## config.mk

```make
export PLATFORM = sky130hd
export DESIGN_NAME = ted
export DESIGN_NICKNAME = ted
export VERILOG_FILES = /design/flow/design.v
export SDC_FILE = /design/flow/constraint.sdc
export NUM_CORES = 4
export LEC_CHECK = 0
export ABC_AREA = 1
export CAP_MARGIN = 20
export CELL_PAD_IN_SITES_GLOBAL_PLACEMENT = 1
export CORE_MARGIN = 2
export CORE_UTILIZATION = 40
export CTS_CLUSTER_DIAMETER = 332
export CTS_CLUSTER_SIZE = 13
export GPL_ROUTABILITY_DRIVEN = 0
export GPL_TIMING_DRIVEN = 0
export HOLD_SLACK_MARGIN = -0.05
export MAX_ROUTING_LAYER = met4
export MIN_ROUTING_LAYER = met1
export SETUP_SLACK_MARGIN = 1.83
export SLEW_MARGIN = 35
export TNS_END_PERCENT = 50
```

## constraint.sdc

```tcl
create_clock -name core_clock -period 9.53 [get_ports {clk}]
set_input_delay 1.9060 -clock core_clock [delete_from_list [all_inputs] [get_ports {clk}]]
set_output_delay 1.9060 -clock core_clock [all_outputs]
set_load 0.01 [all_outputs]
```

## design.v

```verilog
`timescale 1ns / 1ps
module ted
(
	input         clk,				 
	input         reset,
	input  [15:0] addr_in,
	output [15:0] addr_out,
	input   [7:0] data_in,
	output  [7:0] data_out,
	input         rw,
	output        cpuclk,			 
	output  [6:0] color,				 
	output        csync,
	output reg    hsync,
	output reg    vsync,
	output reg    hblank,
	output reg    vblank_out,
	input         wide,
	output        ce_pix,
	output        irq,
	output        ba,
	output reg    cs_io,
	output reg    cs_ram,
	output reg    cs0,
	output reg    cs1,
	output reg    aec,
	output  [4:0] snd,
	output        pal,
	input   [7:0] k,
	input   [1:0] tvmode,
	output        cpuenable			 
);
parameter TIMER1LO=6'h00;
parameter TIMER1HI=6'h01;
parameter TIMER2LO=6'h02;
parameter TIMER2HI=6'h03;
parameter TIMER3LO=6'h04;
parameter TIMER3HI=6'h05;
parameter CONTROL1=6'h06;
parameter CONTROL2=6'h07;
parameter KEYLATCH=6'h08;
parameter IRQ		=6'h09;
parameter IRQEN	=6'h0A;
parameter RASTER	=6'h0B;
parameter CURPOSHI=6'h0C;
parameter CURPOSLO=6'h0D;
parameter CH1FREQLO=6'h0E;
parameter CH2FREQLO=6'h0F;
parameter CH2FREQHI=6'h10;
parameter SOUNDCTRL=6'h11;
parameter BMAPBASE=6'h12;
parameter CHARBASE=6'h13;
parameter VIDEOBASE=6'h14;
parameter BGCOLOR0=6'h15;
parameter BGCOLOR1=6'h16;
parameter BGCOLOR2=6'h17;
parameter BGCOLOR3=6'h18;
parameter EXCOLOR=6'h19;
parameter CHARPOSRELOADHI=6'h1A;
parameter CHARPOSRELOADLO=6'h1B;
parameter VSCANPOSHI=6'h1C;
parameter VSCANPOSLO=6'h1D;
parameter HSCANPOS=6'h1E;
parameter FLASH_VERTSUB=6'h1F;
parameter ROMEN=6'h3E;
parameter RAMEN=6'h3F;
localparam IDLE=3'b000,THALT1=3'b001,THALT2=3'b010,THALT3=3'b011,TDMA=3'b100;
reg [2:0] dma_state,dma_nextstate;			 
reg [15:0] timer1,timer1_reload;													 
reg [15:0] timer2;																			 
reg [15:0] timer3;																			 
reg test,ecm,bmm,den,rsel;										 
reg [2:0] yscroll;																				 
reg bmm_reg,ecm_reg;																	 
reg reverse,stop,mcm,csel;									          
reg [2:0] xscroll;																				 
reg reverse_reg,mcm_reg;																 
reg [7:0] keylatch;																			 
reg Cnt1Irq,Cnt2Irq,Cnt3Irq,RasterIrq;
wire LPIrq=1'b1;				 
reg enCnt1Irq,enCnt2Irq,enCnt3Irq,enRasterIrq;
wire enLPIrq=1'b0; 	 
reg [8:0] RasterCmp;																			 
reg [9:0] CursorPos;																			 
reg [9:0] Ch1Freq;																			 
reg [9:0] Ch2Freq;																			 
reg damode,ch2noise,ch2en,ch1en;										 
reg [3:0] volume;																				 
reg [2:0] bmapbase;																			 
reg charrom;																						 
reg [5:0] charbase;																			 
reg clkmode;																						 
reg [4:0] vmbase;																				 
reg [6:0] bgcolor0,bgcolor1,bgcolor2,bgcolor3,excolor;	 
reg [9:0] CharPosReload;																	 
reg [8:0] vcounter;							   											 
reg [8:0] hcounter;							   											 
reg [4:0] FlashCount;																			 
reg [2:0] VertSubCount;																		 
reg [7:0] refreshcounter;
reg refresh;
reg [3:0] phicounter;				    			 
reg phi;												 
reg singleclock;									 
reg [8:0] hcounter_next;
reg [8:0] vcounter_next;
reg [8:0] videoline;								 
reg [7:0] dataout_reg;							 
reg [7:0] data_in_reg;									 
reg [5:0] addr_in_reg;									 
reg [6:0] colorreg;								 
reg ramen;											 
reg t1stop,t2stop,t3stop;			 
reg resetRasterIrq, resetCnt1Irq,resetCnt2Irq,resetCnt3Irq;  
reg RasterIrqDone;									 
reg enabledisplay;									 
reg badline2;										 
reg ext_fetch;										 
reg char_fetch;										 
reg dma_window;										 
reg char_window;									 
reg inc_flashcount_window;						 
reg inc_vertsub_window;							 
reg inc_vertline_window;							 
reg hpos_0,hpos_8,hpos_154,hpos_172,hpos_288,hpos_295,hpos_296,hpos_303,hpos_304;
reg hpos_312,hpos_320,hpos_336,hpos_343,hpos_348,hpos_352,hpos_359,hpos_380,hpos_382;
reg hpos_384,hpos_391,hpos_392,hpos_400,hpos_407,hpos_424,hpos_431,hpos_432,hpos_440,hpos_1,hpos_321;
reg inc_charpos;									 
reg [15:0] addr_out_reg;								 
reg [15:0] tedaddress;									 
reg datahold;										 
reg VertSubActive;									 
reg tedwrite_delay;								 
reg csyncreg,palreg,equalization,eq1,eq2;		 
reg [9:0] videocounter;							 
reg inc_videocounter;								 
reg [9:0] videocounter_reload;				 
reg [9:0] CharPosition;							 
reg CharPosLatch;									 
reg latch_window;									 
reg latch_charposition;							 
reg [7:0] attr_buf [0:39];								 
reg [7:0] char_buf [0:39];								 
reg [7:0] nextchar,currentchar,waitingchar,pixelchar;	 
reg [7:0] nextattr,currentattr,waitingattr,pixelattr;	
reg [7:0] nextpixels,currentpixels,waitingpixels;
reg [7:0] pixelshiftreg;							 
reg [5:0] shiftcount;								 
reg verticalscreen;								 
reg widescreen,narrowscreen;				 
reg videoshift;										 
reg nextcursor,currentcursor,waitingcursor;   
reg [6:0] pixelcolor;									 
reg doubleshift;									 
reg dotfetch;												 
reg dotfetch_reg;									 
reg [2:0] xscroll_latch;							 
reg [2:0] yscroll_latch;							 
reg vblank;							 
reg refresh_inc;									 
reg stopreg;											 
reg [1:0] audiocycle;								 
reg [9:0] ch1count,ch2count;			 
reg ch1state,ch2state;						 
reg ch1stateclk_prev,ch2stateclk_prev;
reg [7:0] noisegen;								 
reg [4:0] digivolume;								 
reg [17:0] watchdog_ch1,watchdog_ch2;	 
integer i;
integer j;
integer n;
wire dphi;													 
wire [8:0] EOS,VS_START,VS_STOP,EQ_START,EQ_STOP,VBLANK_START,VBLANK_STOP;		 
wire tick8;													 
wire blanking;												 
wire lowrom,highrom;										 
wire irqpos;												 
wire io,tedreg,tedwrite;								 
wire badline;												 
wire attr_fetch_line;									 
wire tedlatch;												 
wire [7:0] charpointer,attrpointer;
wire multicolor;											 
wire pixelscreen;											 
wire ch1clk,ch2clk;										 
wire ch1stateclk,ch2stateclk;							 
wire ch1audio,ch2audio;									 
wire noise;													 
wire watchdog_ch1max,watchdog_ch2max;				 
wire cycle_end=(phicounter==15)?1'b1:1'b0;				 
wire single_cycle_end=(cycle_end & phi)?1'b1:1'b0;	 
always @(posedge clk) begin									 
	phicounter<=phicounter+1'd1;
	if(reset) begin								 
		phicounter<=4'b0;
	end
end
assign cpuclk = singleclock?phi:dphi;						 
assign dphi = phicounter[3];									 
assign cpuenable=(single_cycle_end)?1'b1:					 
						(cycle_end && !singleclock)?1'b1:
						1'b0;
always @(posedge clk) begin									 
	if (cycle_end)	phi<=~phi;											
	if(reset) begin								 
		phi<=1'b0;
	end
end
always @(posedge clk)											 
	begin
	if(single_cycle_end)											 
		singleclock<=((enabledisplay & ext_fetch) | refresh | clkmode | stop);		 
		if(reset) begin								 
		singleclock<=1'b0;
	end
end
always @(posedge clk)
	begin
	if(single_cycle_end)
		stopreg<=stop;
		if(reset) begin								 
		stopreg<=1'b0;
	end
end
always @(posedge clk)											 
	begin
	if(hpos_296)
		ext_fetch<=0;
	else if(hpos_400)
		ext_fetch<=1;
		if(reset) begin								 
		ext_fetch<=1'b0;
	end
end
assign attr_fetch_line=(videoline>=0 && videoline<203);
always @(posedge clk)											 
	begin
	if(hpos_336)
		refresh<=0;
	else if(hpos_296)
		refresh<=1;
		if(reset) begin								 
		refresh<=1'b0;
	end
end
always @(posedge clk)											 
	begin
	if(hpos_343)
		refresh_inc<=0;
	else if(hpos_303)
		refresh_inc<=1;
		if(reset) begin								 
		refresh_inc<=1'b0;
	end
end
always @(posedge clk)
	begin
		if(single_cycle_end & (refresh_inc|stopreg))
					refreshcounter<=refreshcounter+1'd1;
		else	if(hpos_431 & (videoline==0|refresh_inc|stopreg))
			refreshcounter<=8'h00;
		if(reset) begin								 
		refreshcounter<=8'h00;
	end
end
assign tick8=(phicounter[1:0]==3)?1'b1:1'b0;  
assign ce_pix = tick8;
always @(posedge clk)
	begin
		hcounter<=hcounter_next;
		vcounter<=vcounter_next;
		if(hpos_392)
			videoline<=vcounter;
		if(reset) begin								 
		hcounter<=9'b0;
		vcounter<=9'b0;
		videoline<=9'b0;
	end
end
always @*									 
	begin
	hcounter_next=hcounter;
		if (tedlatch & addr_in_reg[5:0]==HSCANPOS)								 
			begin
				hcounter_next=hcounter+1'd1;
				hcounter_next[8:3]=~data_in_reg[7:2];		 
			end
		else if (tick8 & ~stopreg)
			begin
				if (hcounter==9'd455)
					hcounter_next=9'd0;
				else
					hcounter_next=hcounter+1'd1;
			end
	end
always @*									 
	begin
	vcounter_next=vcounter;
		if(tedwrite & addr_in[5:1]==5'b01110)								 
			begin
			if(addr_in[0]==0)
				vcounter_next={data_in[0],vcounter[7:0]};
			else vcounter_next={vcounter[8],data_in};
			end
		else if(inc_vertline_window & single_cycle_end)
				begin
					if (vcounter==EOS)
							vcounter_next=0;
					else	vcounter_next=vcounter+1'd1;
				end
	end
always @(posedge clk)
	begin
	if(hpos_384)
		inc_vertline_window<=1;
	else if (single_cycle_end)
		inc_vertline_window<=0;
		if(reset) begin								 
		inc_vertline_window<=1'b0;
	end
end
always @(posedge clk) begin
	if(tedwrite)												 
		begin
		if (addr_in[5:0]==TIMER1LO)
			begin
				timer1[7:0]<=data_in;
				timer1_reload[7:0]<=data_in;
				t1stop<=1;
			end
		if (addr_in[5:0]==TIMER1HI)
			begin
				timer1[15:8]<=data_in;
				timer1_reload[15:8]<=data_in;
				t1stop<=0;
			end
		end
	if(phicounter==7 && ~phi & ~t1stop & ~stopreg)			 
		begin															
		if(timer1==0)											
			timer1<=timer1_reload-1'd1;
		else
			timer1<=timer1-1'd1;
		end
	if(reset) begin
		t1stop <= 1;
		timer1 <= 16'hFFFF;
	end
	if(reset) begin								 
		timer1_reload<=16'b0;
	end
end
always @(posedge clk) begin
	if(tedwrite)													 
		begin
		if (addr_in[5:0]==TIMER2LO)
			begin
				timer2[7:0]<=data_in;
				t2stop<=1;
			end
		if (addr_in[5:0]==TIMER2HI)
			begin
				timer2[15:8]<=data_in;
				t2stop<=0;
			end
		end
	else if(phicounter==15 && phi==0 && t2stop==0 && stopreg==0)		 
	begin
		timer2<=timer2-1'd1;
	end
	if(reset) begin
		t2stop <= 1;
		timer2 <= 16'hFFFF;
	end
end
always @(posedge clk) begin
	if(tedwrite)
		begin
		if (addr_in[5:0]==TIMER3LO)							 
			begin
				timer3[7:0]<=data_in;
				t3stop<=1;
			end
		if (addr_in[5:0]==TIMER3HI)
			begin
				timer3[15:8]<=data_in;
				t3stop<=0;
			end
		end
	if(phicounter==7 && phi==1 && t3stop==0 && stopreg==0)				 
		begin
		timer3<=timer3-1'd1;
		end
	if(reset) begin
		t3stop <= 1;
		timer3 <= 16'hFFFF;
	end
end
assign irqpos=(phicounter==4 & ~phi)?1'b1:1'b0;
always @(posedge clk)
	begin
	if(reset|resetCnt1Irq)
		Cnt1Irq<=0;
	else if(irqpos && timer1==0)
		Cnt1Irq<=1;
	end
always @(posedge clk)
	begin
	if(reset|resetCnt2Irq)
		Cnt2Irq<=0;
	else if(irqpos && timer2==0)
		Cnt2Irq<=1;
	end
always @(posedge clk)
	begin
	if(reset|resetCnt3Irq)
		Cnt3Irq<=0;
	else if(irqpos && timer3==0) 
		Cnt3Irq<=1;
	end
always @(posedge clk)
	begin
	if (reset|resetRasterIrq)
		RasterIrq<=0;
	else	if (RasterCmp==vcounter)
		begin
		if(~RasterIrqDone & tick8)			 
			begin
			RasterIrq<=1;
			RasterIrqDone<=1;
			end
		end
	else RasterIrqDone<=0;
		if(reset) begin								 
		RasterIrqDone<=1'b0;
	end
end
assign irq=~((enCnt1Irq & Cnt1Irq)|(enCnt2Irq & Cnt2Irq)| (enCnt3Irq & Cnt3Irq) | (enRasterIrq & RasterIrq) | (enLPIrq & LPIrq));
always @(posedge clk)
	begin
		if((singleclock & ~phi) | (dma_state==TDMA))
			aec<=0;
		else aec<=1;
		if(reset) begin								 
		aec<=0;
	end
end
assign ba=(dma_state==IDLE)?1'b1:1'b0;
assign badline=((yscroll_latch==videoline[2:0]) & enabledisplay & attr_fetch_line)?1'b1:1'b0;			 
always @(posedge clk)
	begin
	if(inc_vertline_window & single_cycle_end)
		begin
		if(badline)
			badline2<=1;
		else if(badline2)
			badline2<=0;
		end
		if(reset) begin								 
		badline2<=1'b0;
	end
end
always @(posedge clk)										 
	begin
	if(single_cycle_end)
		yscroll_latch<=yscroll;
		if(reset) begin								 
		yscroll_latch<=3'b0;
	end
end
always @(posedge clk)
	begin
	if(videoline==0 && den==1)
		enabledisplay<=1;
	if(videoline==204)
		enabledisplay<=0;
		if(reset) begin								 
		enabledisplay<=1'b0;
	end
end
always @(posedge clk)					 
	begin
	if(videoline==9'd204)
		char_fetch<=0;
	else if(badline2)
		char_fetch<=1;
		if(reset) begin								 
		char_fetch<=1'b0;
	end
end
always @(posedge clk)					 
	begin
	if(hpos_296)
		inc_charpos<=0;
	else if(hpos_432)
		inc_charpos<=1;
		if(reset) begin								 
		inc_charpos<=1'b0;
	end
end
always @(posedge clk)					 
	begin
	latch_charposition<=0;
	if(hpos_288)
		latch_window<=1;
	else if(single_cycle_end & latch_window)
		begin
		latch_window<=0;
		latch_charposition<=1;			 
		end
		if(reset) begin								 
		latch_charposition<=1'b0;
		latch_window<=1'b0;
	end
end
always @(posedge clk)
	begin
	if(hpos_392)
		begin
		if(VertSubCount==6)
			CharPosLatch<=1;				 
		else 
			CharPosLatch<=0;
		end
		if(reset) begin								 
		CharPosLatch<=1'b0;
	end
end
always @(posedge clk)					 
	begin
	if(tedwrite & addr_in[5:0]==CHARPOSRELOADHI)
			CharPosReload[9:8]<=data_in[1:0];
	else if(tedwrite & addr_in[5:0]==CHARPOSRELOADLO)
			CharPosReload[7:0]<=data_in;
	else if(hpos_392 & videoline==EOS)		 
			CharPosReload<=0;
	else if(CharPosLatch & latch_charposition & VertSubActive)				 
			CharPosReload<=CharPosition;
		if(reset) begin								 
		CharPosReload<=10'b0;
	end
end
always @(posedge clk)									 
	begin
	if(hpos_392)											 
		CharPosition<=0;
	else
		begin
		if(hpos_432 & enabledisplay & VertSubActive)										 
			CharPosition<=CharPosReload;
		else if(inc_charpos & single_cycle_end)
			CharPosition<=CharPosition+1'd1;
		end
		if(reset) begin								 
		CharPosition<=10'b0;
	end
end
always @(posedge clk)
	begin
	dma_state<=dma_nextstate;
		if(reset) begin								 
		dma_state<=IDLE;
	end
end
always @*
	begin
	dma_nextstate=dma_state;
	case(dma_state)
	IDLE:		begin	
				if((badline|badline2) & dma_window)
					dma_nextstate=THALT1;
				end
	THALT1:	begin
				if((badline|badline2) & dma_window & single_cycle_end)
					dma_nextstate=THALT2;
				else if (~dma_window | ~(badline|badline2))
					dma_nextstate=IDLE;
				end
	THALT2:	begin
				if((badline|badline2) & dma_window & single_cycle_end)
					dma_nextstate=THALT3;
				else if (~dma_window | ~(badline|badline2))
					dma_nextstate=IDLE;
				end
	THALT3:	begin
				if((badline|badline2) & dma_window & single_cycle_end)
					dma_nextstate=TDMA;
				else if (~dma_window | ~(badline|badline2))
					dma_nextstate=IDLE;
				end
	TDMA:		begin
				if (~dma_window | ~(badline|badline2))
					dma_nextstate=IDLE;
				end
	default:	dma_nextstate=IDLE;
	endcase	
	end
always @(posedge clk)
	begin
	if(hpos_407 & tick8)
		dma_window<=1;
	else if(hpos_295 & tick8)
		dma_window<=0;
		if(reset) begin								 
		dma_window<=1'b0;
	end
end
always @(posedge clk)				 
	begin
	if(enabledisplay)
		begin
		if(hpos_296 | shiftcount==6'd40)
			inc_videocounter<=0;
		else if(hpos_432)
			inc_videocounter<=1;
		end
		if(reset) begin								 
		inc_videocounter<=1'b0;
	end
end
always @(posedge clk)
	begin
	if(hpos_392 & videoline==EOS)	 
		videocounter_reload<=0;
		else if(inc_videocounter && hcounter_next == 9'd432 && tick8)  
		videocounter_reload<=videocounter+1'd1;
	else if(VertSubCount==6 && latch_charposition && enabledisplay)			 
		videocounter_reload<=videocounter;
		if(reset) begin								 
		videocounter_reload<=10'b0;
	end
end	
always @(posedge clk)						 
	begin
	if(enabledisplay)
		begin
		if(hpos_432)
			videocounter<=videocounter_reload;
		else if(inc_videocounter & single_cycle_end)							 
			videocounter<=videocounter+1'd1;
		end
		if(reset) begin								 
		videocounter<=10'b0;
	end
end
always @(posedge clk)
	begin
	if(single_cycle_end)
		begin
		if(inc_videocounter)
			begin
			if(badline)	begin									 
				attr_buf[0]<=data_in;
				end
			else begin
				attr_buf[0]<=attr_buf[39];
				end
			for(i=1;i<40;i=i+1) begin
				attr_buf[i]<=attr_buf[i-1];
				end
			nextattr<=attr_buf[39];
			shiftcount<=shiftcount+1'd1;
			if(((CursorPos==CharPosition) && VertSubActive) || (CursorPos==0 && CharPosition==0))					 
				nextcursor<=1;
			else nextcursor<=0;
			end
		else begin
			nextattr<=0;
			shiftcount<=0;
			end
		end
		if(reset) begin								 
		for(i=0;i<=39;i=i+1) attr_buf[i]<=8'd0;
		nextattr<=8'b0;
		shiftcount<=6'b0;
		nextcursor<=1'b0;
	end
end
always @(posedge clk)
	begin
	if(single_cycle_end)
		begin
		if(inc_videocounter)
			begin
			if(badline2) begin
				char_buf[0]<=data_in;
				nextchar<=data_in;
				end
			else begin
				char_buf[0]<=char_buf[39];
				nextchar<=char_buf[39];
				end
			for(j=1;j<40;j=j+1) begin
				char_buf[j]<=char_buf[j-1];
				end
			end 	
		else begin
			nextchar<=0;
			end
		end
		if(reset) begin								 
		for(i=0;i<=39;i=i+1) char_buf[i]<=8'd0;
		nextchar<=8'b0;
	end
end
always @(posedge clk)							 
	begin
	if(hpos_304)
		char_window<=0;
	else if(hpos_440 & enabledisplay)
		char_window<=1;
		if(reset) begin								 
		char_window<=1'b0;
	end
end
always @(posedge clk)								 
	begin
	if(char_window)
		begin
		if(hpos_440)
			nextpixels<=0;
		else if(cycle_end & ~phi)
			nextpixels<=data_in;
		end
		if(reset) begin								 
		nextpixels<=8'b0;
	end
end
always @(posedge clk)
	begin
	if(hpos_392)					
		inc_vertsub_window<=1;
	else if(single_cycle_end)
		inc_vertsub_window<=0;
	if (hpos_380 & badline)													 
		VertSubActive<=1;
	else if (~enabledisplay)												 
		VertSubActive<=0;
		if(reset) begin								 
		inc_vertsub_window<=1'b0;
		VertSubActive<=1'b0;
	end
end
always @(posedge clk)
		begin
			if(tedwrite && addr_in[5:0]==FLASH_VERTSUB)					 
				VertSubCount<=data_in[2:0];
			else 
				if(inc_vertsub_window & single_cycle_end)					 
						if (videoline==0)											 
							VertSubCount<=3'd7;
						else if(enabledisplay & VertSubActive) 
							VertSubCount<=VertSubCount+1'd1;					 
			if(reset) begin								 
		VertSubCount<=3'b0;
	end
end
always @(posedge clk)
	begin
	if(hpos_348)
		inc_flashcount_window<=1;
	else if(single_cycle_end)
		inc_flashcount_window<=0;
	if(tedwrite && addr_in[5:0]==FLASH_VERTSUB)
			FlashCount[3:0]<=data_in[6:3];
	else if(videoline==205 & inc_flashcount_window & single_cycle_end)
			FlashCount<=FlashCount+1'd1;
		if(reset) begin								 
		inc_flashcount_window<=1'b0;
		FlashCount<=5'b0;
	end
end
always @(hcounter)
	begin
	hpos_0=0;
	hpos_1=0;
	hpos_8=0;
	hpos_154=0;
	hpos_172=0;
	hpos_288=0;
	hpos_295=0;
	hpos_296=0;
	hpos_303=0;
	hpos_304=0;
	hpos_312=0;
	hpos_320=0;
	hpos_321=0;
	hpos_336=0;
	hpos_343=0;
	hpos_348=0;
	hpos_352=0;
	hpos_359=0;
	hpos_380=0;
	hpos_382=0;
	hpos_384=0;
	hpos_391=0;
	hpos_392=0;
	hpos_400=0;
	hpos_407=0;
	hpos_424=0;
	hpos_431=0;
	hpos_432=0;
	hpos_440=0;
	case (hcounter)
				0:		hpos_0=1;				 
				1:    hpos_1=1;
				8:		hpos_8=1;				 
				154:  hpos_154=1;				 
				172:	hpos_172=1;				 
				288:	hpos_288=1;				 
				295:	hpos_295=1;				 
				296:	hpos_296=1;				 
				303:	hpos_303=1;				 
				304:  hpos_304=1;				 
				312:	hpos_312=1;				 
				320: 	hpos_320=1;				 
				321:  hpos_321=1;
				336:  hpos_336=1;				 
				343:	hpos_343=1;				 
				348:	hpos_348=1;				 
				352:	hpos_352=1;				 
				359:	hpos_359=1;				 
				380:	hpos_380=1;
				382:	hpos_382=1;				 
				384:	hpos_384=1;				 
				391: 	hpos_391=1;	
				392:	hpos_392=1;				 
				400:  hpos_400=1;				 
				407:	hpos_407=1;				 
				424:	hpos_424=1;				 
				431:	hpos_431=1;				 
				432:	hpos_432=1;				 
				440:  hpos_440=1;				 
				default:;
	endcase				
end
always @(posedge clk)									 
	begin
		if(rsel==1) begin
			if(videoline==9'd4)					 
				verticalscreen<=1;
			else if (videoline==9'd204)			 
				verticalscreen<=0;
		 end
		else begin
			if(videoline==9'd8)					 
				verticalscreen<=1;
			else if(videoline==9'd200)			 
				verticalscreen<=0;
		end
		if(reset) begin								 
		verticalscreen<=1'b0;
	end
end
always @(posedge clk)									 
	begin
		if(enabledisplay & verticalscreen) 
			begin 
				if(hpos_320 & tick8)
					widescreen<=0;
				else if (hpos_0 & tick8)
					widescreen<=1;
				if(hpos_312 & tick8)
					narrowscreen<=0;
				else if (hpos_8 & tick8)
					narrowscreen<=1;
			end
		if(reset) begin								 
		widescreen<=1'b0;
		narrowscreen<=1'b0;
	end
end
always @(posedge clk)
	begin
	if (hpos_312)
		videoshift<=0;
	else if(enabledisplay & hpos_440)
		videoshift<=1;
		if(reset) begin								 
		videoshift<=1'b0;
	end
end
always @(posedge clk)						 
	begin
	if(hpos_440)
		begin
		waitingattr<=0;
		waitingchar<=0;
		waitingpixels<=0;
		currentattr<=0;
		currentchar<=0;
		currentpixels<=0;
		end
	else if(cycle_end & videoshift)
		begin
		if(phi)
			begin
			currentchar<=nextchar;
			waitingchar<=currentchar;
			currentattr<=nextattr;
			waitingattr<=currentattr;
			waitingpixels<=currentpixels;
			currentcursor<=nextcursor;
			waitingcursor<=currentcursor;
			end
		else if(~phi)
			currentpixels<=nextpixels;
		end
		if(reset) begin								 
		waitingattr<=8'b0;
		waitingchar<=8'b0;
		waitingpixels<=8'b0;
		currentattr<=8'b0;
		currentchar<=8'b0;
		currentpixels<=8'b0;
		currentcursor<=1'b0;
		waitingcursor<=1'b0;
	end
end
wire cursor=(waitingcursor & ~FlashCount[4]);
always @(posedge clk)										 
	begin
	if (single_cycle_end)
		begin
		xscroll_latch<=xscroll;
		ecm<=ecm_reg;
		bmm<=bmm_reg;
		reverse<=reverse_reg;
		mcm<=mcm_reg;
		end
		if(reset) begin								 
		xscroll_latch<=3'b0;
		ecm<=1'b0;
		bmm<=1'b0;
		reverse<=1'b0;
		mcm<=1'b0;
	end
end
always @(posedge clk)										 
	begin
	if(videoshift | widescreen)												 
		begin
		if(tick8)									
			begin
				doubleshift<=~doubleshift;
				if(hcounter[2:0] == xscroll_latch)				 
					begin
					doubleshift<=0;
					if(cursor & ~bmm & ~ecm & ~mcm)		 
						pixelshiftreg<=waitingpixels^8'hFF;
					else pixelshiftreg<=waitingpixels;
					pixelattr<=waitingattr;					 
					pixelchar<=waitingchar;
					end
				else
					begin
					if(~multicolor)
						pixelshiftreg<={pixelshiftreg[6:0],1'b0};
					else if(doubleshift)											 
						pixelshiftreg<={pixelshiftreg[5:0],2'b0};
					end
			end
		end
	else pixelshiftreg<=0;									 
		if(reset) begin								 
		doubleshift<=1'b0;
		pixelshiftreg<=8'b0;
		pixelattr<=8'b0;
		pixelchar<=8'b0;
	end
end
assign pixelscreen=(csel)?widescreen:narrowscreen;					 
assign multicolor= mcm & (ecm | pixelattr[3] | bmm);			 
always @*									 
	begin
	pixelcolor=bgcolor0;
	if(pixelscreen & enabledisplay)
		begin
			if (~bmm & ~ecm) 				 
				begin
				if(~multicolor)					 
					begin
					if((reverse|mcm)?pixelshiftreg[7]:(pixelshiftreg[7]& ~(pixelattr[7] & FlashCount[4]))^pixelchar[7])
						pixelcolor=pixelattr[6:0];
					end
				else 
					begin						 
						case(pixelshiftreg[7:6])
							2'b00:	pixelcolor=bgcolor0;
							2'b01:	pixelcolor=bgcolor1;
							2'b10:	pixelcolor=bgcolor2;
							2'b11:	pixelcolor={pixelattr[6:4],1'b0,pixelattr[2:0]};
						endcase
					end				
				end
			else if (~mcm & ~bmm & ecm)		 
				begin
					if(pixelshiftreg[7])
						pixelcolor=pixelattr[6:0];
					else begin
						case(pixelchar[7:6])
							2'b00:	pixelcolor=bgcolor0;
							2'b01:	pixelcolor=bgcolor1;
							2'b10:	pixelcolor=bgcolor2;
							2'b11:	pixelcolor=bgcolor3;
						endcase
					end	
				end
			else if(~mcm & bmm & ~ecm)			 
				begin
				if(pixelshiftreg[7])
					pixelcolor={pixelattr[2:0],pixelchar[7:4]};
				else pixelcolor={pixelattr[6:4],pixelchar[3:0]};
				end
			else if(mcm & bmm & ~ecm)		  
				begin
				case(pixelshiftreg[7:6])
							2'b00:	pixelcolor=bgcolor0;
							2'b01:	pixelcolor={pixelattr[2:0],pixelchar[7:4]};
							2'b10:	pixelcolor={pixelattr[6:4],pixelchar[3:0]};
							2'b11:	pixelcolor=bgcolor1;
						endcase
				end
			else										 
				begin
				pixelcolor=7'b0;
				end
		end
	else
			pixelcolor=excolor;
	end
always @(posedge clk)						 
	begin
	if (tick8)
		if(~blanking)
		colorreg<=pixelcolor;
		else colorreg<=0;
		if(reset) begin								 
		colorreg<=7'b0;
	end
end
assign pal = !tvmode ? !palreg : tvmode[0];
assign EOS = pal?9'd311:9'd261;					 
assign VS_START = pal?9'd254:9'd229;			 
assign VS_STOP = pal?9'd257:9'd232; 			 
assign EQ_START = pal?9'd251:9'd226;			 
assign EQ_STOP = pal?9'd260:9'd235;				 
assign VBLANK_START = pal?9'd251:9'd226; 		 
assign VBLANK_STOP = pal?9'd269:9'd244;		 
always @(posedge clk)								 
	begin
	csyncreg<=(equalization)?(eq1&eq2)^vsync:hsync;
		if(reset) begin								 
		csyncreg<=1'b0;
	end
end
always @(posedge clk)								 
	begin
	if (videoline==VS_START && hpos_400)
		vsync<=1;
	else if (videoline==VS_STOP && hpos_400)
		vsync<=0;
		if(reset) begin								 
		vsync<=0;
	end
end
always @(posedge clk)								 
	begin
	if(videoline==EQ_START && hpos_400)
		equalization<=1;
	else if (videoline==EQ_STOP && hpos_400)
		equalization<=0;
		if(reset) begin								 
		equalization<=1'b0;
	end
end
always @(posedge clk)								 
	begin
	if(hpos_154)
		eq1<=0;
	else if (hpos_172)
		eq1<=1;
	if(hpos_382)
		eq2<=0;
	else if (hpos_400)
		eq2<=1;
		if(reset) begin								 
		eq1<=1'b1;
		eq2<=1'b1;
	end
end
always @(posedge clk)								 
	begin
	if(hpos_359)
		hsync<=0;
	else if (hpos_391)
		hsync<=1;
		if(reset) begin								 
		hsync<=0;
	end
end
always @(posedge clk) begin							 
	if((wide && hpos_1) || (~wide && hpos_424)) begin										
		if(videoline==VBLANK_STOP) vblank_out<=0;
		hblank<=0;
	end else if((wide && hpos_321) || (~wide && hpos_352)) begin		 
		if(videoline==VBLANK_START) vblank_out<=1;
		hblank<=1;
	end
	if(reset) begin								 
		vblank_out<=0;
		hblank<=0;
	end
end
always @(posedge clk)							 
	begin
	if(videoline==VBLANK_STOP)
		vblank<=0;
	else if(videoline==VBLANK_START)
		vblank<=1;
		if(reset) begin								 
		vblank<=1'b0;
	end
end
assign blanking=hblank|vblank;
assign csync=csyncreg;
assign color=colorreg;
always @(posedge clk)		 
	begin
case (phicounter)			 
	1:		begin	
				cs_io<=1;
				cs_ram<=1;
				cs0<=1;
				cs1<=1;
			end
	7:		if(io) cs_io<=0;
			else if(~tedreg) begin
				cs_ram<=0;
				if(rw & ((~ramen & ~dotfetch_reg) | (charrom & dotfetch_reg ))) begin	 
					cs0<=~lowrom;	          
					cs1<=~highrom;           
					cs_ram<=lowrom|highrom;  
				end
			end
	endcase
	if(reset) begin								 
		cs_io<=1;
		cs_ram<=1;
		cs0<=1;
		cs1<=1;
	end
	end
assign lowrom=(addr_in[15:14]==2'b10);							 
assign highrom=(addr_in[15:14]==2'b11);							 
assign io=(addr_in[15:8]==8'hFD || addr_in[15:8]==8'hFE);	 
assign tedreg=(addr_in[15:6]==10'b1111111100 && (addr_in[5]==0 || addr_in[5:1]==7'b11111));		 
assign addr_out=(~aec)?addr_out_reg:16'hffff;
always @(posedge clk)
	begin
		if(cycle_end)
			begin
			addr_out_reg<=tedaddress;
			dotfetch_reg<=dotfetch;
			end
		if(reset) begin								 
		addr_out_reg<=0;
		dotfetch_reg<=1'b0;
	end
end
assign charpointer=(inc_videocounter)?((badline2)?data_in:char_buf[39]):8'd0;	
always @*
	begin
	tedaddress=16'hffff;
	dotfetch=0;
	if(phi==0)						 
		begin
		if(dma_state==TDMA)
			tedaddress={vmbase,(badline)?1'b0:1'b1,videocounter};				 
		end
	else  
		begin						  
		if(refresh_inc|stopreg)				 
			tedaddress={8'hff,refreshcounter};
		else if(inc_charpos & char_fetch)
			begin
			dotfetch=1;
			if(~bmm)				 
				begin
				tedaddress=(~reverse)?{charbase[5:0],charpointer[6:0],VertSubCount}:{charbase[5:1],charpointer,VertSubCount};
				tedaddress[10:9]=(ecm)?2'b00:tedaddress[10:9];
				end
			else
				tedaddress={bmapbase,CharPosition,VertSubCount};	 
			end
		end
	end
assign tedwrite=tedreg&~rw&cycle_end;		 
assign tedlatch=tedwrite_delay & (phicounter==3);		 
always @(posedge clk)
	begin
		if(tedwrite)
			tedwrite_delay<=1;
		else if (phicounter==3)
			tedwrite_delay<=0;
		if(reset) begin								 
		tedwrite_delay<=1'b0;
	end
end
always @(posedge clk)
	begin
	if(reset) ramen <= 0;
	resetRasterIrq<=1'b0;
	resetCnt1Irq<=1'b0;
	resetCnt2Irq<=1'b0;
	resetCnt3Irq<=1'b0;
	if (tedwrite)											 
		begin
		data_in_reg<=data_in;
		addr_in_reg<=addr_in[5:0];
			case(addr_in[5:0])
				CONTROL1:	 
							begin
							test<=data_in[7];
							ecm_reg<=data_in[6];
							bmm_reg<=data_in[5];
							den<=data_in[4];
							rsel<=data_in[3];
							yscroll<=data_in[2:0];
							end
				CONTROL2:	 
							begin
							reverse_reg<=data_in[7];
							palreg<=data_in[6];
							stop<=data_in[5];
							mcm_reg<=data_in[4];
							csel<=data_in[3];
							xscroll<=data_in[2:0];
							end
				KEYLATCH:	 
							keylatch<=k[7:0];
				IRQ:			 
							begin
							resetCnt3Irq<=data_in[6];
							resetCnt2Irq<=data_in[4];
							resetCnt1Irq<=data_in[3];
							resetRasterIrq<=data_in[1];
							end
				IRQEN:		 
							begin
							enCnt3Irq<=data_in[6];
							enCnt2Irq<=data_in[4];
							enCnt1Irq<=data_in[3];
							enRasterIrq<=data_in[1];
							RasterCmp[8]<=data_in[0];
							end
				RASTER:		 
							RasterCmp[7:0]<=data_in;
				CURPOSHI:	 
							CursorPos[9:8]<=data_in[1:0];
				CURPOSLO:	 
							CursorPos[7:0]<=data_in;
				CH1FREQLO:	 
							Ch1Freq[7:0]<=data_in;
				CH2FREQLO:	 
							Ch2Freq[7:0]<=data_in;
				CH2FREQHI:	 
							Ch2Freq[9:8]<=data_in[1:0];
				SOUNDCTRL:	 
							begin
							damode<=data_in[7];
							ch2noise<=data_in[6];
							ch2en<=data_in[5];
							ch1en<=data_in[4];
							volume<=data_in[3:0];
							end
				BMAPBASE:	 
							begin
							bmapbase<=data_in[5:3];
							charrom<=data_in[2];
							Ch1Freq[9:8]<=data_in[1:0];
							end
				CHARBASE:	 
							begin
							charbase<=data_in[7:2];
							clkmode<=data_in[1];
							end
				VIDEOBASE:	 
							vmbase<=data_in[7:3];
				BGCOLOR0:	 
							bgcolor0<=7'h7f;
				BGCOLOR1:	 
							bgcolor1<=7'h7f;
				BGCOLOR2:	 
							bgcolor2<=7'h7f;
				BGCOLOR3:	 
							bgcolor3<=7'h7f;
				EXCOLOR:		 
							excolor<=7'h7f;
				ROMEN:		ramen<=1'b0;
				RAMEN:		ramen<=1'b1;
				default:;
			endcase
		end
	else if (tedlatch)			 
		case(addr_in_reg[5:0])
				BGCOLOR0:	 
							bgcolor0<=data_in_reg[6:0];
				BGCOLOR1:	 
							bgcolor1<=data_in_reg[6:0];
				BGCOLOR2:	 
							bgcolor2<=data_in_reg[6:0];
				BGCOLOR3:	 
							bgcolor3<=data_in_reg[6:0];
				EXCOLOR:		 
							excolor<=data_in_reg[6:0];
				default:;
		endcase
		if(reset) begin								 
		resetRasterIrq<=0;
		resetCnt1Irq<=0;
		resetCnt2Irq<=0;
		resetCnt3Irq<=0;
		data_in_reg<=0;
		addr_in_reg<=0;
		test<=1'b0;
		ecm_reg<=1'b0;
		bmm_reg<=1'b0;
		den<=1'b0;
		rsel<=1'b0;
		yscroll<=3'b0;
		reverse_reg<=1'b0;
		palreg<=1'b0;
		stop<=1'b0;
		mcm_reg<=1'b0;
		csel<=1'b0;
		xscroll<=3'b0;
		keylatch<=8'hff;
		enCnt3Irq<=1'b0;
		enCnt2Irq<=1'b0;
		enCnt1Irq<=1'b0;
		enRasterIrq<=1'b0;
		RasterCmp<=9'b0;
		CursorPos<=10'b0;
		Ch1Freq<=10'b0;
		Ch2Freq<=10'b0;
		damode<=1'b0;
		ch2noise<=1'b0;
		ch2en<=1'b0;
		ch1en<=1'b0;
		volume<=4'b0;
		bmapbase<=3'b0;
		charrom<=1'b0;
		charbase<=6'b0;
		clkmode<=1'b0;
		vmbase<=5'b0;
		bgcolor0<=7'b0;
		bgcolor1<=7'b0;
		bgcolor2<=7'b0;
		bgcolor3<=7'b0;
		excolor<=7'b0;
	end
end
always @(posedge clk)
	begin
	if(tedreg & rw)
		begin
		if(phicounter==7)										 
			begin
				case(addr_in[5:0])
				TIMER1LO:	 
							dataout_reg<=timer1[7:0];
				TIMER1HI:	 
							dataout_reg<=timer1[15:8];
				TIMER2LO:	 
							dataout_reg<=timer2[7:0];
				TIMER2HI:	 
							dataout_reg<=timer2[15:8];
				TIMER3LO:	 
							dataout_reg<=timer3[7:0];
				TIMER3HI:	 
							dataout_reg<=timer3[15:8];
				CONTROL1:	 
							begin
							dataout_reg[7]<=test;
							dataout_reg[6]<=ecm;
							dataout_reg[5]<=bmm;
							dataout_reg[4]<=den;
							dataout_reg[3]<=rsel;
							dataout_reg[2:0]<=yscroll;
							end
				CONTROL2:	 
							begin
							dataout_reg[7]<=reverse;
							dataout_reg[6]<=~pal;
							dataout_reg[5]<=stop;
							dataout_reg[4]<=mcm;
							dataout_reg[3]<=csel;
							dataout_reg[2:0]<=xscroll;
							end
				KEYLATCH:	 
							begin
							dataout_reg<=keylatch;
							end
				IRQ:			 
							begin
							dataout_reg[7]<=~irq;
							dataout_reg[6]<=Cnt3Irq;
							dataout_reg[4]<=Cnt2Irq;
							dataout_reg[3]<=Cnt1Irq;
							dataout_reg[2]<=LPIrq;			 
							dataout_reg[1]<=RasterIrq;
							end
				IRQEN:		 
							begin
							dataout_reg[6]<=enCnt3Irq;
							dataout_reg[4]<=enCnt2Irq;
							dataout_reg[3]<=enCnt1Irq;
							dataout_reg[2]<=enLPIrq;			 
							dataout_reg[1]<=enRasterIrq;
							dataout_reg[0]<=RasterCmp[8];
							end
				RASTER:		 
							dataout_reg<=RasterCmp[7:0];
				CURPOSHI:	 
							dataout_reg[1:0]<=CursorPos[9:8];
				CURPOSLO:	 
							dataout_reg<=CursorPos[7:0];
				CH1FREQLO:	 
							dataout_reg<=Ch1Freq[7:0];
				CH2FREQLO:	 
							dataout_reg<=Ch2Freq[7:0];
				CH2FREQHI:	 
							begin
							dataout_reg[7]<=1'b0;				 
							dataout_reg[1:0]<=Ch2Freq[9:8];
							end
				SOUNDCTRL:  
							begin
							dataout_reg[7]<=damode;
							dataout_reg[6]<=ch2noise;
							dataout_reg[5]<=ch2en;
							dataout_reg[4]<=ch1en;
							dataout_reg[3:0]<=volume;
							end
				BMAPBASE:   
							begin
							dataout_reg[5:3]<=bmapbase;
							dataout_reg[2]<=charrom;
							dataout_reg[1:0]<=Ch1Freq[9:8];
							end
				CHARBASE:   
							begin
							dataout_reg[7:2]<=charbase;
							dataout_reg[1]<=clkmode;
							dataout_reg[0]<=~ramen;
							end
				VIDEOBASE:  
							dataout_reg[7:3]<=vmbase;
				BGCOLOR0:  
							dataout_reg[6:0]<=bgcolor0;
				BGCOLOR1:  
							dataout_reg[6:0]<=bgcolor1;
				BGCOLOR2:  
							dataout_reg[6:0]<=bgcolor2;
				BGCOLOR3:  
							dataout_reg[6:0]<=bgcolor3;
				EXCOLOR:  
							dataout_reg[6:0]<=excolor;
				CHARPOSRELOADHI:  
							dataout_reg[1:0]<=CharPosReload[9:8];
				CHARPOSRELOADLO:  
							dataout_reg<=CharPosReload[7:0];
				VSCANPOSHI:	 
							dataout_reg[0]<=vcounter[8];
				VSCANPOSLO:  
							dataout_reg<=vcounter[7:0];
				HSCANPOS:	 
							dataout_reg<={hcounter[8:2],1'b0};
				FLASH_VERTSUB:  
							begin
							dataout_reg[6:3]<=FlashCount[3:0];
							dataout_reg[2:0]<=VertSubCount;
							end
				ROMEN:	 
							dataout_reg<=8'h00;
				RAMEN:	 
							dataout_reg<=8'h00;
				default:;
				endcase
			end
		else if(phicounter==10)								 
			datahold<=1;
		end
	if(phicounter==1)
		begin
		datahold<=0;
		dataout_reg<=8'hff;
		end
		if(reset) begin								 
		dataout_reg<=8'hff;
		datahold<=1'b0;
	end
end
assign data_out=(datahold)?dataout_reg:8'hff;
assign snd=(ch1audio ? digivolume : 5'd0)+(ch2audio ? digivolume : 5'd0);  
always @(posedge clk)						 
	begin
	if(single_cycle_end)
		audiocycle<=audiocycle+1'd1;
		if(reset) begin								 
		audiocycle<=2'b0;
	end
end
assign ch1clk=single_cycle_end&(audiocycle==2'b11);		 
assign ch2clk=single_cycle_end&(audiocycle==2'b01);		 
always @(posedge clk)
	begin
	if(ch1clk)
		begin
		if((ch1count==10'h3ff) || damode)
			ch1count<=Ch1Freq+1'd1;
		else	ch1count<=ch1count+1'd1;
		end
		if(reset) begin								 
		ch1count<=10'b0;
	end
end
assign ch1stateclk=(ch1count==10'h3ff)?1'b1:1'b0;
always @(posedge clk)	 
	begin
	ch1stateclk_prev<=ch1stateclk;
	if(damode|watchdog_ch1max)							 
		ch1state<=0;
	else if(~ch1stateclk_prev & ch1stateclk)		 
				ch1state<=~ch1state;						 
		if(reset) begin								 
		ch1stateclk_prev<=1'b0;
		ch1state<=1'b0;
	end
end
assign ch1audio=(ch1en)?~ch1state:1'b0;		 
always @(posedge clk)									 
	begin
	if((~ch1stateclk_prev & ch1stateclk)|watchdog_ch1max)		 
		watchdog_ch1<=0;
	else if(ch1clk)										 
		watchdog_ch1<=watchdog_ch1+1'd1;
		if(reset) begin								 
		watchdog_ch1<=18'b0;
	end
end
assign watchdog_ch1max=(watchdog_ch1==18'd188416)?1'b1:1'b0;	
always @(posedge clk)
	begin
	if(ch2clk)
		begin
		if((ch2count==10'h3ff) || damode)
			ch2count<=Ch2Freq+1'd1;
		else	ch2count<=ch2count+1'd1;
		end
		if(reset) begin								 
		ch2count<=10'b0;
	end
end
assign ch2stateclk=(ch2count==10'h3ff)?1'b1:1'b0;
always @(posedge clk)	 
	begin
	ch2stateclk_prev<=ch2stateclk;
	if(damode)												 
		ch2state<=0;
	else if(~ch2stateclk_prev & ch2stateclk)		 
				ch2state<=~ch2state;						 
		if(reset) begin								 
		ch2stateclk_prev<=1'b0;
		ch2state<=1'b0;
	end
end
assign ch2audio=(ch2en)?~ch2state:noise;		 
always @(posedge clk)									 
	begin
	if((~ch2stateclk_prev & ch2stateclk)|watchdog_ch2max)		 
		watchdog_ch2<=0;
	else if(ch2clk)										 
		watchdog_ch2<=watchdog_ch2+1'd1;
		if(reset) begin								 
		watchdog_ch2<=18'b0;
	end
end
assign watchdog_ch2max=(watchdog_ch2==18'd188416)?1'b1:1'b0;	
always @(posedge clk)
	begin
	if(damode)
		noisegen<=0;
	else if(~ch2stateclk_prev & ch2stateclk)
		begin
		for(n=1;n<8;n=n+1)
			begin
			noisegen[n]<=noisegen[n-1];
			end
		noisegen[0]<=1'b1^noisegen[7]^noisegen[5]^noisegen[4]^noisegen[1];
		end
		if(reset) begin								 
		noisegen<=8'b0;
	end
end
assign noise=(ch2noise)?noisegen[0]:1'b0;		 
always @*								 
	begin
	case (volume)
				0: digivolume=0;
				1: digivolume=1;
				2: digivolume=3;
				3: digivolume=5;
				4: digivolume=7;
				5: digivolume=9;
				6: digivolume=11;
				7: digivolume=13;
		default:	digivolume=15;
	endcase
	end
endmodule
```

## run.sh

```bash
#!/bin/bash
# the make line also repeats each setting of config.mk as NAME=value (left out here)
make -C /OpenROAD-flow-scripts/flow DESIGN_CONFIG=/design/flow/config.mk WORK_HOME=/design/flow/orfs CLKGATE_MAP_FILE= finish
```

==> impl_metrics.toml, run 1 <==
# generated from flow reports
[global_routing]
grt_antenna_before_repair = 8
grt_max_degree = 17
grt_pass1_wl_microns = 300200
grt_pass1_vias = 45610
overflow = 0
grt_usage_pct = 31.43

[clock_tree]
tritoncts = "built"
cts_setup_buffers = 0
hold_buffers = 0
clock-sinks = 1193
cts_root_buffer = "clkbuf_16"
cts_buffers = 101
htree_levels = 3
clockBufferDepth = 3
insertion_delay_ns = 0.75
postCtsResizedCells = 0
clk_pin_slew_ns = 0.07

[worst_setup_path]
crit_buf_inv = 3
worstSetupEndpoint = "pal"
reg2reg_from = "phi"
path_class = "in -> out"
path_cells = "clkdlybuf4s50_1, o21bai_1, buf_2, clkdlybuf4s50_1"
crit_family = "buffers and inverters"
rr_endpoint = "attr_buf[22][3]"
max_stage_delay_ns = 0.63
crit_path_frequent_cell = "clkdlybuf4s50_1"
startpoint = "tvmode[1]"
rr_worst_depth = 9
slowest_stage = "clkdlybuf4s50_1"
cp-start-kind = "input port"
cp-end-kind = "output port"
crit_arrival_ns = 4.15
critPathRequiredTime_ns = 7.62
path_max_fanout = 10
rrSetupSlack_ns = 4.84
path_depth = 4

[die]
io_pins = 90
chip_area_sq_mm = 0.1312
fp-utilization_pct = 40.29
core-area_sq_mm = 0.1274
num_rows = 131
die_y_microns = 362.2
die_x_microns = 362.2

[final_timing]
tns_ns = 0
relSlewSlack_pct = 31.93
fin_ws_ns = 3.475
max_freq_ghz = 0.1652
slew_viol_final = 0
fin_hold_ws_ns = 0.3883
worstMarginPinSlew_ns = 1.021
setup-violations-final = 0
hold_viol = 0
min_period_ns = 6.055
rsz0062_at_grt = "no"
skew_ns = 0.03949
finalCritPeriodShare_pct = 63.53

[synth]
top_area_share_pct = 46.55
ys_chip_area_sq_mm = 0.05131
yosysWarnings = 3
fp_nets = 7225
logic_family = "simple AND/OR/NAND/NOR gates"
largest_area_cell = "dfxtp_1"
ys.flop_type = "dfxtp_1"
async_flop_share_pct = 0
ys_seq_share_pct = 46.55
edf_count = 0
simple_gate_share_pct = 25.43
mux_share_pct = 0
ys_sh_aoi_pct = 18.51
xor_share_pct = 1.485
topCellsByArea = "dfxtp_1 (47%), nor2_1 (13%), o21ai_0 (9.9%)"
syn_avg_cell_area_sq_um = 7.176
ys_cells = 7150
synthAdderAreaFrac_pct = 0.9169
syn_inst = 7150
ys_types = 66
syn_area_sq_mm = 0.05131
synthTopCellsByCount = "nor2_1 (1732), dfxtp_1 (1193), o21ai_0 (1020)"
yosys.cell_count.top_type = "nor2_1"
synth-seq-cells = 1193

[detailed_routing]
drt-total-wl_microns = 204800
antenna_left = 0
drcViolationCount = 0
vias_per_cell = 5.457
drt_iter0_markers = 4998
first_pass_iters = 8
vias = 49230
wl_per_cell_microns = 22.71

[run]
warnings = 42
max_cap_viol_count = 0

[placement]
pre_cts_slack_ns = 3.512
place_inst = 8900
port_buffers = 88
place_hpwl_microns = 155700
post_dp_cell_area_sq_mm = 0.05433

[cells_and_area]
layout-area-overhead-vs-synth_pct = 11.23
layout.nets = 7416
finalNonFillerCells = 9020
fin_area_sq_mm = 0.05707

[power_and_ir_drop]
p_clk_share_pct = 41.6
power_clock_mw = 3.84
power.leakage_nw = 22.01
powerDensity_mw_per_mm2 = 161.8
power_frac_seq_pct = 54.0
pg_seq_mw = 4.99
p_sw_share_pct = 24.48
comb_power_share_pct = 4.4
power_leader = "sequential cells"
peakVddDrop_v = 0.0001432
internal-power_mw = 6.974
p_sw_mw = 2.261
powerComb_mw = 0.403

[min_path]
worstHoldStart = "resetCnt1Irq"
worstHoldPathType = "reg -> reg"
hold-path-cell-count = 1
holdPathEnd = "Cnt1Irq"

[outcome]
status = "complete, no violations"
through the flow:
stage	utilization [%]	power, mW
global placement	42.61	5.498
global route	44.80	9.517
CTS	44.78	9.315
detailed placement	42.66	5.497
finish	44.81	9.235
floorplan	-	5.296
per-layer routing:
metal  vias up  GRT usage (%)  share of wire (%)
met1     23010          39.44                 43
li1      23890              -                  -
met3       474          5.573                7.6
met2      1855          48.68                 44
met5         -              -                  0
met4         0          15.62                5.9
final cells by class:
type / count / area, sq um
Inverter: 547 / 2054
Clock inverter: 8 / 173.9
Fill cell: 13480 / 70280
Timing Repair Buffer: 88 / 875.8
Tap cell: 1662 / 2079
Multi-Input combinational cell: 5027 / 23800
Sequential cell: 1193 / 23880
Buffer: 383 / 1652
Antenna cell: 11 / 27.53
Clock buffer: 101 / 2527
==> run 2: changes to the inputs <==
- ABC_AREA: 1 -> default
- CELL_PAD_IN_SITES_GLOBAL_PLACEMENT: 1 -> default
- CORE_UTILIZATION: 40 -> 59
- CTS_CLUSTER_DIAMETER: 332 -> default
- CTS_CLUSTER_SIZE: 13 -> default
- GPL_ROUTABILITY_DRIVEN: 0 -> default
- GPL_TIMING_DRIVEN: 0 -> default
- HOLD_SLACK_MARGIN: -0.05 -> default
- MAX_ROUTING_LAYER: met4 -> default
- MIN_ROUTING_LAYER: met1 -> default
- SETUP_SLACK_MARGIN: 1.83 -> default
- SLEW_MARGIN: 35 -> 20
- TNS_END_PERCENT: 50 -> default
- clock period: 9.53 -> 4.48 ns (I/O delays scaled with it)
==> impl_metrics.toml, run 2 <==
# generated from flow reports
[synth]
ys_types = 97
topCellsByArea = "dfxtp_1 (46%), nand2_1 (14%), a21oi_1 (9.2%)"
mux_share_pct = 3.667
synthTopCellsByCount = "nand2_1 (1869), dfxtp_1 (1193), a21oi_1 (948)"
simple_gate_share_pct = 25.08
synth-seq-cells = 1193
ys_cells = 6580
top_area_share_pct = 46.42
yosys.cell_count.top_type = "nand2_1"
ys_seq_share_pct = 46.42
xor_share_pct = 2.111
ys_chip_area_sq_mm = 0.05145
logic_family = "simple AND/OR/NAND/NOR gates"
syn_area_sq_mm = 0.05145
largest_area_cell = "dfxtp_1"
ys_sh_aoi_pct = 17.57
ys.flop_type = "dfxtp_1"
syn_avg_cell_area_sq_um = 7.819
yosysWarnings = 3
synthAdderAreaFrac_pct = 0.9144
async_flop_share_pct = 0
edf_count = 0
syn_inst = 6580
fp_nets = 6655

[power_and_ir_drop]
p_sw_mw = 4.771
power_leader = "sequential cells"
powerDensity_mw_per_mm2 = 375.5
power.leakage_nw = 19.17
pg_seq_mw = 10.6
peakVddDrop_v = 0.0004044
p_sw_share_pct = 22.21
power_clock_mw = 10.2
power_frac_seq_pct = 49.5
internal-power_mw = 16.72
comb_power_share_pct = 2.8
p_clk_share_pct = 47.7
powerComb_mw = 0.600

[worst_setup_path]
worstSetupEndpoint = "snd[3]"
startpoint = "ch2en"
rrSetupSlack_ns = 0.74
crit_buf_inv = 2
cp-start-kind = "flip-flop"
critPathRequiredTime_ns = 3.58
rr_endpoint = "videocounter_reload[3]"
slowest_stage = "clkdlybuf4s50_1"
crit_arrival_ns = 3.16
reg2reg_from = "phicounter[0]"
path_cells = "mux2_2, or2_2, inv_1, ha_1, a21o_1, a21oi_1, xnor2_1, clkdlybuf4s50_1"
rr_worst_depth = 8
max_stage_delay_ns = 0.55
path_class = "reg -> out"
path_max_fanout = 4
crit_family = "buffers and inverters"
path_depth = 8
cp-end-kind = "output port"

[cells_and_area]
layout.nets = 6486
fillCellCount = 7395
comb_area_sq_mm = 0.02548
finalNonFillerCells = 7667
layout-area-overhead-vs-synth_pct = 11.24
regArea_sq_mm = 0.02388

[final_timing]
rsz0062_at_grt = "no"
finalCritPeriodShare_pct = 90.58
relSlewSlack_pct = 22.56
hold_viol = 0
tns_ns = 0
fin_ws_ns = 0.4222
slew_viol_final = 0
worstMarginPinSlew_ns = 1.157
max_freq_ghz = 0.2464
min_period_ns = 4.058
skew_ns = 0.03876
setup-violations-final = 0

[die]
die_y_microns = 299.3
fp-utilization_pct = 59.40
num_rows = 108
core-area_sq_mm = 0.08662
die_x_microns = 299.3
chip_area_sq_mm = 0.08958
io_pins = 90

[clock_tree]
hold_buffers = 0
postCtsResizedCells = 0
cts_buffers = 118
htree_levels = 3
clock-sinks = 1193
clockBufferDepth = 3
tritoncts = "built"
cts_setup_buffers = 0
cts_root_buffer = "clkbuf_16"
insertion_delay_ns = 0.74
clk_pin_slew_ns = 0.07

[detailed_routing]
antenna_left = 0
vias_per_cell = 6.068
first_pass_iters = 9
drt_iter0_markers = 4831
drcViolationCount = 0
vias = 46520
wl_per_cell_microns = 20.47
drt-total-wl_microns = 156900
diodes = 0

[run]
max_cap_viol_count = 0
warnings = 61

[placement]
pre_cts_slack_ns = 0.4827
place_inst = 7446
place_hpwl_microns = 106900
port_buffers = 89
gp_congestion = 1.053

[min_path]
worstHoldPathType = "reg -> reg"
worstHoldStart = "resetCnt2Irq"
holdPathEnd = "Cnt2Irq"
hold-path-cell-count = 1

[global_routing]
grt_pass1_wl_microns = 243000
grt_usage_pct = 33.99
grt_pass1_vias = 42230
grt_max_degree = 186
grt_antenna_before_repair = 3
overflow = 0

[outcome]
status = "complete, no violations"
==> run 2: per-stage QoR <==
| step | area [sq um] | utilization, % | hold WS [ns] | power [mW] |
|---|---|---|---|---|
| final | 57230 | 66.07 | 0.3981 | 21.49 |
| after global routing | 57230 | 66.07 | 0.4103 | 22.09 |
| after CTS | 57210 | 66.05 | 0.3993 | 21.60 |
| after detailed placement | 53140 | 61.36 | 0.3842 | 11.45 |
| after global placement | 53140 | 61.36 | 0.3751 | 11.46 |
| after floorplan | 51450 | - | 0.3732 | 11.20 |
==> run 2: layer usage <==
metal / global-route usage [%] / share of wire, % / vias to the layer above
li1: - / - / 22260
met5: 0 / 0.018 / -
met3: 5.124 / 8.0 / 436
met1: 45.67 / 42 / 21970
met2: 53.47 / 45 / 1856
met4: 17.04 / 5.4 / 4
==> run 2: area by class of cell <==
class,count,area share [%]
clock inverters,51,1.098
inverters,53,0.3476
repair buffers,225,3.765
clock buffers,170,6.012
multi-input cells,4820,44.52
well taps,1155,2.525
flip-flops and latches,1193,41.73
==> run 3: changes to the inputs <==
- CORE_UTILIZATION: 59 -> 72
- CTS_CLUSTER_DIAMETER: default -> 360
- CTS_CLUSTER_SIZE: default -> 22
- PLACE_DENSITY_LB_ADDON: default -> 0.0
- clock period: 4.48 -> 6.13 ns (I/O delays scaled with it)
==> impl_metrics.toml, run 3 <==
# generated from flow reports
[outcome]
status = "complete, no violations"

[detailed_routing]
vias_per_cell = 6.463
drt_iter0_markers = 5991
first_pass_iters = 9
vias = 46890
drt-total-wl_microns = 151600
antenna_left = 0
wl_per_cell_microns = 20.89
drcViolationCount = 0

[final_timing]
max_freq_ghz = 0.2237
fin_hold_ws_ns = 0.3974
hold_viol = 0
skew_ns = 0.02491
rsz0062_at_grt = "no"
relSlewSlack_pct = 21.06
fin_ws_ns = 1.659
finalCritPeriodShare_pct = 72.93
min_period_ns = 4.471
setup-violations-final = 0
tns_ns = 0
worstMarginPinSlew_ns = 1.168
slew_viol_final = 0

[synth]
topCellsByArea = "dfxtp_1 (46%), nand2_1 (14%), a21oi_1 (9.2%)"
synth-seq-cells = 1193
syn_area_sq_mm = 0.05145
yosysWarnings = 3
synthAdderAreaFrac_pct = 0.9144
syn_inst = 6580
logic_family = "simple AND/OR/NAND/NOR gates"
syn_avg_cell_area_sq_um = 7.819
ys_seq_share_pct = 46.42
top_area_share_pct = 46.42
fp_nets = 6655
ys_cells = 6580
async_flop_share_pct = 0
ys_types = 97
ys_sh_aoi_pct = 17.57
largest_area_cell = "dfxtp_1"
ys_chip_area_sq_mm = 0.05145
mux_share_pct = 3.667
xor_share_pct = 2.111
simple_gate_share_pct = 25.08
synthTopCellsByCount = "nand2_1 (1869), dfxtp_1 (1193), a21oi_1 (948)"
ys.flop_type = "dfxtp_1"
edf_count = 0
yosys.cell_count.top_type = "nand2_1"

[power_and_ir_drop]
total_power_mw = 12.46
p_clk_share_pct = 34.3
comb_power_share_pct = 3.3
p_sw_share_pct = 22.73
p_sw_mw = 2.832
power_leader = "sequential cells"
power_frac_seq_pct = 62.3
powerDensity_mw_per_mm2 = 230.7
peakVddDrop_v = 0.0004512
internal-power_mw = 9.625
power_clock_mw = 4.28
power.leakage_nw = 17.65
pg_seq_mw = 7.76
powerComb_mw = 0.416

[worst_setup_path]
critPathRequiredTime_ns = 4.90
path_class = "reg -> out"
rr_worst_depth = 8
crit_buf_inv = 2
cp-start-kind = "flip-flop"
slowest_stage = "clkdlybuf4s50_1"
cp-end-kind = "output port"
max_stage_delay_ns = 0.56
path_cells = "mux2_2, or2_2, inv_1, ha_1, a21o_1, a21oi_1, xnor2_1, clkdlybuf4s50_1"
path_depth = 8
rr_endpoint = "videocounter_reload[3]"
crit_family = "buffers and inverters"
reg2reg_from = "phicounter[0]"
path_max_fanout = 4
rrSetupSlack_ns = 2.20
worstSetupEndpoint = "snd[3]"
crit_arrival_ns = 3.24
startpoint = "ch2en"

[clock_tree]
postCtsResizedCells = 0
htree_levels = 2
insertion_delay_ns = 0.69
cts_root_buffer = "clkbuf_16"
cts_setup_buffers = 0
clock-sinks = 1193
clk_pin_slew_ns = 0.10
tritoncts = "built"
cts_buffers = 60
hold_buffers = 0
clockBufferDepth = 3

[die]
num_rows = 98
core-area_sq_mm = 0.07112
die_y_microns = 271.3
fp-utilization_pct = 72.34
chip_area_sq_mm = 0.07361
die_x_microns = 271.3
io_pins = 90

[placement]
place_inst = 7186
pre_cts_slack_ns = 1.259
port_buffers = 89
place_hpwl_microns = 101400
gp_congestion = 1.118

[min_path]
hold-path-cell-count = 1
worstHoldPathType = "reg -> reg"
holdPathEnd = "Cnt2Irq"
worstHoldStart = "resetCnt2Irq"

[global_routing]
grt_max_degree = 270
grt_pass1_wl_microns = 235100
overflow = 0
grt_pass1_vias = 42480
grt_antenna_before_repair = 3
grt_usage_pct = 39.67

[cells_and_area]
fillCellCount = 5200
layout-area-overhead-vs-synth_pct = 4.959
regArea_sq_mm = 0.02388
layout.nets = 6375
finalNonFillerCells = 7255
comb_area_sq_mm = 0.02548

[run]
warnings = 77
max_cap_viol_count = 0
run 3: final cells by class:
class                   count  area share [%]
multi-input cells        4820           47.18
flip-flops and latches   1193           44.23
repair buffers            172           3.040
clock buffers              60           2.781
well taps                 950           2.201
inverters                  53          0.3684
clock inverters             4          0.1854
diodes                      3         0.01390
run 3: per-layer routing:
| metal | vias up | track usage (%) | share of wire [%] |
|---|---|---|---|
| met3 | 551 | 7.979 | 9.8 |
| li1 | 21910 | - | - |
| met4 | 0 | 21.12 | 6.1 |
| met1 | 22100 | 51.57 | 39 |
| met2 | 2329 | 62.56 | 45 |
| met5 | - | 0 | 0 |
run 3: stage by stage:
| step | instance area [sq um] | util [%] |
|---|---|---|
| after detailed placement | 52320 | 73.57 |
| final | 54000 | 75.93 |
| after CTS | 53920 | 75.82 |
| after global placement | 52320 | 73.57 |
| after global routing | 53990 | 75.92 |
| after floorplan | 51450 | - |
==> run 4: changes to the inputs <==
- CORE_UTILIZATION: 72 -> 40
- CTS_CLUSTER_DIAMETER: 360 -> default
- CTS_CLUSTER_SIZE: 22 -> default
- PLACE_DENSITY_LB_ADDON: 0.0 -> default
- clock period: 6.13 -> 10.0 ns (I/O delays scaled with it)
==> impl_metrics.toml, run 4 <==
# generated from flow reports
[synth]
largest_area_cell = "dfxtp_1"
ys_types = 97
synthAdderAreaFrac_pct = 0.9144
ys_chip_area_sq_mm = 0.05145
ys_sh_aoi_pct = 17.57
yosysWarnings = 3
edf_count = 0
fp_nets = 6655
synth-seq-cells = 1193
topCellsByArea = "dfxtp_1 (46%), nand2_1 (14%), a21oi_1 (9.2%)"
ys_seq_share_pct = 46.42
logic_family = "simple AND/OR/NAND/NOR gates"
syn_area_sq_mm = 0.05145
synthTopCellsByCount = "nand2_1 (1869), dfxtp_1 (1193), a21oi_1 (948)"
ys.flop_type = "dfxtp_1"
syn_inst = 6580
ys_cells = 6580
simple_gate_share_pct = 25.08
mux_share_pct = 3.667
yosys.cell_count.top_type = "nand2_1"
syn_avg_cell_area_sq_um = 7.819
top_area_share_pct = 46.42
async_flop_share_pct = 0
xor_share_pct = 2.111

[final_timing]
max_freq_ghz = 0.1691
finalCritPeriodShare_pct = 59.13
relSlewSlack_pct = 14.76
setup-violations-final = 0
worstMarginPinSlew_ns = 1.279
skew_ns = 0.06143
tns_ns = 0
min_period_ns = 5.913
rsz0062_at_grt = "no"
hold_viol = 0
slew_viol_final = 0

[clock_tree]
clockBufferDepth = 3
tritoncts = "built"
cts_root_buffer = "clkbuf_16"
cts_setup_buffers = 0
clk_pin_slew_ns = 0.06
clock-sinks = 1193
hold_buffers = 0
cts_buffers = 121
htree_levels = 3
insertion_delay_ns = 0.76
postCtsResizedCells = 0

[worst_setup_path]
path_cells = "clkdlybuf4s50_1, o21bai_2, clkdlybuf4s50_1"
cp-start-kind = "input port"
cp-end-kind = "output port"
crit_arrival_ns = 3.91
critPathRequiredTime_ns = 8.00
crit_buf_inv = 2
crit_family = "buffers and inverters"
rr_endpoint = "timer1[2]"
slowest_stage = "o21bai_2"
rr_worst_depth = 9
path_class = "in -> out"
path_depth = 3
path_max_fanout = 18
rrSetupSlack_ns = 5.89
crit_path_frequent_cell = "clkdlybuf4s50_1"
reg2reg_from = "phicounter[0]"
worstSetupEndpoint = "pal"
max_stage_delay_ns = 0.80
startpoint = "tvmode[1]"

[min_path]
holdPathEnd = "Cnt3Irq"
worstHoldPathType = "reg -> reg"
worstHoldStart = "resetCnt3Irq"
hold-path-cell-count = 1

[cells_and_area]
comb_area_sq_mm = 0.02550
regArea_sq_mm = 0.02388
layout-area-overhead-vs-synth_pct = 11.83
fillCellCount = 12650
layout.nets = 6444

[run]
max_cap_viol_count = 0
warnings = 62

[global_routing]
grt_pass1_wl_microns = 252300
grt_max_degree = 190
grt_pass1_vias = 41080
grt_antenna_before_repair = 6
grt_usage_pct = 24.19
overflow = 0

[detailed_routing]
drcViolationCount = 0
drt_iter0_markers = 5319
vias_per_cell = 5.676
first_pass_iters = 6
drt-total-wl_microns = 164400
antenna_left = 0
vias = 46160
wl_per_cell_microns = 20.21

[placement]
gp_congestion = 1.026
place_hpwl_microns = 109400
port_buffers = 89

[power_and_ir_drop]
power_frac_seq_pct = 48.6
powerComb_mw = 0.260
p_sw_mw = 2.181
power_leader = "the clock network"
powerDensity_mw_per_mm2 = 170.2
comb_power_share_pct = 2.7
internal-power_mw = 7.612
pg_seq_mw = 4.76
total_power_mw = 9.793
power_clock_mw = 4.77
power.leakage_nw = 18.98
p_clk_share_pct = 48.7
peakVddDrop_v = 0.0001698
p_sw_share_pct = 22.27

[die]
fp-utilization_pct = 40.34
num_rows = 131
die_y_microns = 362.6
chip_area_sq_mm = 0.1315
core-area_sq_mm = 0.1275
die_x_microns = 362.6
io_pins = 90

[outcome]
status = "complete, no violations"
run 4: stage by stage:
stage	utilization, %	hold WS (ns)	setup slack [ns]	cells	area, sq um
detailed placement	41.77	0.3802	4.136	7908	53270
CTS	45.09	0.3899	4.141	8132	57500
floorplan	-	0.3732	5.285	6580	51450
global placement	41.77	0.3793	4.182	7908	53270
finish	45.12	0.3835	4.087	8133	57530
global route	45.11	0.4053	4.079	8132	57530
run 4: cell type report:
cell class                      count  share of cell area, %
Clock buffer                      182                  6.324
Sequential cell                  1193                  41.51
Multi-Input combinational cell   4820                  44.32
Timing Repair Buffer              180                  2.851
Inverter                           53                 0.3458
Antenna cell                        1               0.004350
Tap cell                         1662                  3.615
Clock inverter                     42                  1.031
run 4: metal layers:
| metal | up-vias | GRT usage [%] | wire length [microns] |
|---|---|---|---|
| li1 | 22140 | - | - |
| met1 | 21960 | 36.26 | 77550 |
| met2 | 1759 | 34.42 | 67810 |
| met3 | 307 | 4.355 | 13860 |
| met4 | 2 | 8.388 | 5152 |
| met5 | - | 0 | 13 |
Power and IR drop assume default switching activity.
